==> inputs of 05-26 <==
==> flow/design.v <==
module ALU(
    input [31:0] A, B,
    input [2:0] ALUControl,
    output Carry, OverFlow, Zero, Negative,
    output [31:0] Result
);
    wire [31:0] B_inv;
    wire [32:0] Sum_result;
    wire is_sub;
    assign is_sub = (ALUControl == 3'b001);
    assign B_inv = is_sub ? ~B : B;
    assign Sum_result = A + B_inv + is_sub;
    reg [31:0] Result_reg;
    reg Cout_reg, OverFlow_reg;
    always @(*) begin
        Result_reg = 32'h0;
        Cout_reg = 1'b0;
        OverFlow_reg = 1'b0;
        case (ALUControl)
            3'b000: begin  
                Result_reg = Sum_result[31:0];
                Cout_reg = Sum_result[32];
                OverFlow_reg = (A[31] == B[31]) && (Result_reg[31] != A[31]);
            end
            3'b001: begin  
                Result_reg = Sum_result[31:0];
                Cout_reg = Sum_result[32];
                OverFlow_reg = (A[31] != B[31]) && (Result_reg[31] != A[31]);
            end
            3'b010: Result_reg = A & B;    
            3'b011: Result_reg = A | B;    
            3'b100: Result_reg = A ^ B;    
            3'b101: Result_reg = ($signed(A) < $signed(B)) ? 32'b1 : 32'b0;  
            3'b110: Result_reg = A << B[4:0];  
            3'b111: Result_reg = A >> B[4:0];  
            default: Result_reg = 32'h0;
        endcase
    end
    assign Result   = Result_reg;
    assign Zero     = (Result_reg == 32'b0);
    assign Negative = Result_reg[31];
    assign Carry    = Cout_reg;
    assign OverFlow = OverFlow_reg;
endmodule
`timescale 1ns / 1ps
module ALU_ft (
    input              clk,
    input              rst,
    input      [31:0]  A,
    input      [31:0]  B,
    input      [2:0]   ALUControl,
    output reg [31:0]  Result,
    output reg         Zero,
    output reg         Carry,
    output reg         OverFlow,
    output reg         Negative,
    output reg         fault_detected_out
);
    wire [31:0] alu_res;
    wire alu_z, alu_c, alu_v, alu_n;
    ALU u_alu (
        .A(A),
        .B(B),
        .ALUControl(ALUControl),
        .Result(alu_res),
        .Zero(alu_z),
        .Carry(alu_c),
        .OverFlow(alu_v),
        .Negative(alu_n)
    );
    reg [31:0] res_t1;
    reg [31:0] res_t2;
    localparam STAGE1 = 2'b00;
    localparam STAGE2 = 2'b01;
    localparam STAGE3 = 2'b10;
    reg [1:0] state;
    always @(posedge clk or negedge rst) begin
        if (!rst) begin
            state              <= STAGE1;
            fault_detected_out <= 1'b0;
            res_t1             <= 32'b0;
            res_t2             <= 32'b0;
            Result             <= 32'b0;
            Zero               <= 1'b0;
            Carry              <= 1'b0;
            OverFlow           <= 1'b0;
            Negative           <= 1'b0;
        end
        else begin
            case (state)
                STAGE1: begin
                    res_t1 <= alu_res;           
                    fault_detected_out <= 1'b0;
                    state <= STAGE2;
                end
                STAGE2: begin
                    res_t2 <= alu_res;           
                    if (res_t2 == res_t1) begin
                        Result   <= alu_res;
                        Zero     <= alu_z;
                        Carry    <= alu_c;
                        OverFlow <= alu_v;
                        Negative <= alu_n;
                        state    <= STAGE1;
                    end
                    else begin
                        fault_detected_out <= 1'b1;
                        state <= STAGE3;
                    end
                end
                STAGE3: begin
                    Result   <= alu_res;
                    Zero     <= alu_z;
                    Carry    <= alu_c;
                    OverFlow <= alu_v;
                    Negative <= alu_n;
                    state <= STAGE1;
                end
            endcase
        end
    end
endmodule
==> flow/run.sh <==
#!/bin/bash
# the make line also repeats each setting of config.mk as NAME=value (left out here)
make -C /OpenROAD-flow-scripts/flow DESIGN_CONFIG=/design/flow/config.mk WORK_HOME=/design/flow/orfs CLKGATE_MAP_FILE= finish
==> flow/config.mk <==
export PLATFORM = sky130hd
export DESIGN_NAME = ALU_ft
export DESIGN_NICKNAME = ALU_ft
export VERILOG_FILES = /design/flow/design.v
export SDC_FILE = /design/flow/constraint.sdc
export NUM_CORES = 4
export LEC_CHECK = 0
export CAP_MARGIN = 30
export CORE_MARGIN = 2
export CORE_UTILIZATION = 59
export CTS_CLUSTER_DIAMETER = 354
export CTS_CLUSTER_SIZE = 98
export PLACE_DENSITY = 0.36
export SETUP_SLACK_MARGIN = 0.56
export SLEW_MARGIN = 30
==> flow/constraint.sdc <==
create_clock -name core_clock -period 2.51 [get_ports {clk}]
set_input_delay 0.5020 -clock core_clock [delete_from_list [all_inputs] [get_ports {clk}]]
set_output_delay 0.5020 -clock core_clock [all_outputs]
set_load 0.01 [all_outputs]
==> 08-03: changes against 05-26 <==
- CELL_PAD_IN_SITES_GLOBAL_PLACEMENT: default -> 0
- CORE_UTILIZATION: 59 -> 65
- CTS_CLUSTER_DIAMETER: 354 -> default
- CTS_CLUSTER_SIZE: 98 -> default
- MAX_ROUTING_LAYER: default -> met4
- PLACE_DENSITY: 0.36 -> 0.62
- SETUP_SLACK_MARGIN: 0.56 -> default
==> flow/constraint.sdc (replaced) <==
create_clock -name core_clock -period 4.96 [get_ports {clk}]
set_input_delay 0.9920 -clock core_clock [delete_from_list [all_inputs] [get_ports {clk}]]
set_output_delay 0.9920 -clock core_clock [all_outputs]
set_load 0.01 [all_outputs]
==> results <==
Synthesized area is the same in 08-03 and 05-26. Synthesized cell count is the same in 05-26 and 08-03. Of 08-03 and 05-26, 05-26 has the higher die area (gap 9.0%, measured against 05-26). 05-26 died in global routing, error GRT-0232. 08-03 completed and failed the layout checks on setup timing.
==> figures <==
|  | 08-03 | 05-26 |
|---|---|---|
| Placement Cell Area | 16,200 sq um | 18,000 sq um |
| Run status | finished with violations | stopped before the end |
| Stage where the flow stopped | - | global routing |
| Reasons for failing layout checks | setup timing | - |
| Starting density of the core | 0.657 | 0.603 |
| Buffers inserted by post-CTS timing repair | 29 | 38 |
| Width of the die | 147 um | 154 um |
| Setup slack at placement | -0.611 ns | -2.57 ns |
| Core region area | 20,100 sq um | 21,900 sq um |
| Row count | 52 | 54 |
| Resized Gates After CTS | 37 | 106 |
| Die outline area | 21,500 sq um | 23,600 sq um |
| Cell count after placement | 2,067 | 2,288 |
| Die Span Y | 147 um | 154 um |

========
==> inputs of ember <==
// ALU_ft: RTL as listed in full above, without the edits since
clock: 4.85 ns
lec_check: 0
cap_margin: 30
core_margin: 2
core_utilization: 65
cts_cluster_diameter: 213
cts_cluster_size: 33
slew_margin: 30
run.sh (not shown) runs the stock make flow with config.mk's settings and CLKGATE_MAP_FILE=.
==> raven: changes against ember <==
CAP_MARGIN = 20   (was 30)
CORE_UTILIZATION = 40   (was 65)
CTS_CLUSTER_DIAMETER = default   (was 213)
CTS_CLUSTER_SIZE = 35   (was 33)
GPL_TIMING_DRIVEN = 0   (was default)
MAX_ROUTING_LAYER = met4   (was default)
SLEW_MARGIN = 40   (was 30)
==> flow/constraint.sdc (replaced) <==
create_clock -name core_clock -period 4.71 [get_ports {clk}]
set_input_delay 0.9420 -clock core_clock [delete_from_list [all_inputs] [get_ports {clk}]]
set_output_delay 0.9420 -clock core_clock [all_outputs]
set_load 0.01 [all_outputs]
==> onyx: changes against ember <==
CORE_UTILIZATION = 25   (was 65)
CTS_CLUSTER_DIAMETER = default   (was 213)
CTS_CLUSTER_SIZE = default   (was 33)
==> flow/constraint.sdc (replaced) <==
create_clock -name core_clock -period 5.66 [get_ports {clk}]
set_input_delay 1.1320 -clock core_clock [delete_from_list [all_inputs] [get_ports {clk}]]
set_output_delay 1.1320 -clock core_clock [all_outputs]
set_load 0.01 [all_outputs]
==> qor summary <==
                                                                 ember                 raven                onyx
Power in sequential cells                                       0.863 mW              0.888 mW            0.740 mW
Core occupancy in the finished layout                              0.856                 0.505               0.310
Total via count in the routed design                               15622                 14191               13494
Final setup violation count                                            1                     1                   0
Combinational share of power                                       0.542                 0.522               0.518
Cell area after layout                                         17200 um2             16400 um2           16200 um2
Share of the clock period used by the worst path                    1.03                  1.07               0.959
# port buffers                                                       105                   104                 105
Number of gates resized after CTS                                     48                   131                   0
Taps Inserted                                                        270                   442                 688
Final GP Congestion                                                 1.21                  1.11               0.998
Aggregate routed wire length                                    60200 um              67600 um            61100 um
Proportion of power drawn by the clock network                     0.208                 0.213               0.207
Met2 Routed Length                                              24700 um              31000 um            26800 um
Startpoint of the worst hold path                     state[1]$_DFF_PN0_    state[0]$_DFF_PN1_  state[1]$_DFF_PN0_
Total combinational power                                        1.88 mW               1.75 mW             1.40 mW
Maximum fanout along the worst path                                    2                    10                  15
Share of the core filled by cells before placement                 0.657                 0.406               0.252
Peak supply drop                                                  225 uV                184 uV              174 uV
Vias per Instance                                                   7.35                  6.59                5.60
Seq/total area                                                     0.150                 0.157               0.159
Setup TNS                                                      -0.155 ns             -0.318 ns                0 ns
Global routing usage on met1                                       0.674                 0.482               0.314
CP startpoint                                                      B[23]                  B[0]       ALUControl[1]
Clock skew                                                    0.00894 ns             0.0137 ns          0.00828 ns
Number of fill cells                                                1068                  3169                5552
Run status                                               failed layout checks  failed layout checks  no timing/DRC/antenna violations
Violated checks                                     negative setup slack  negative setup slack                   -
Power figures rest on the tool's default switching activity, not on a simulated workload.
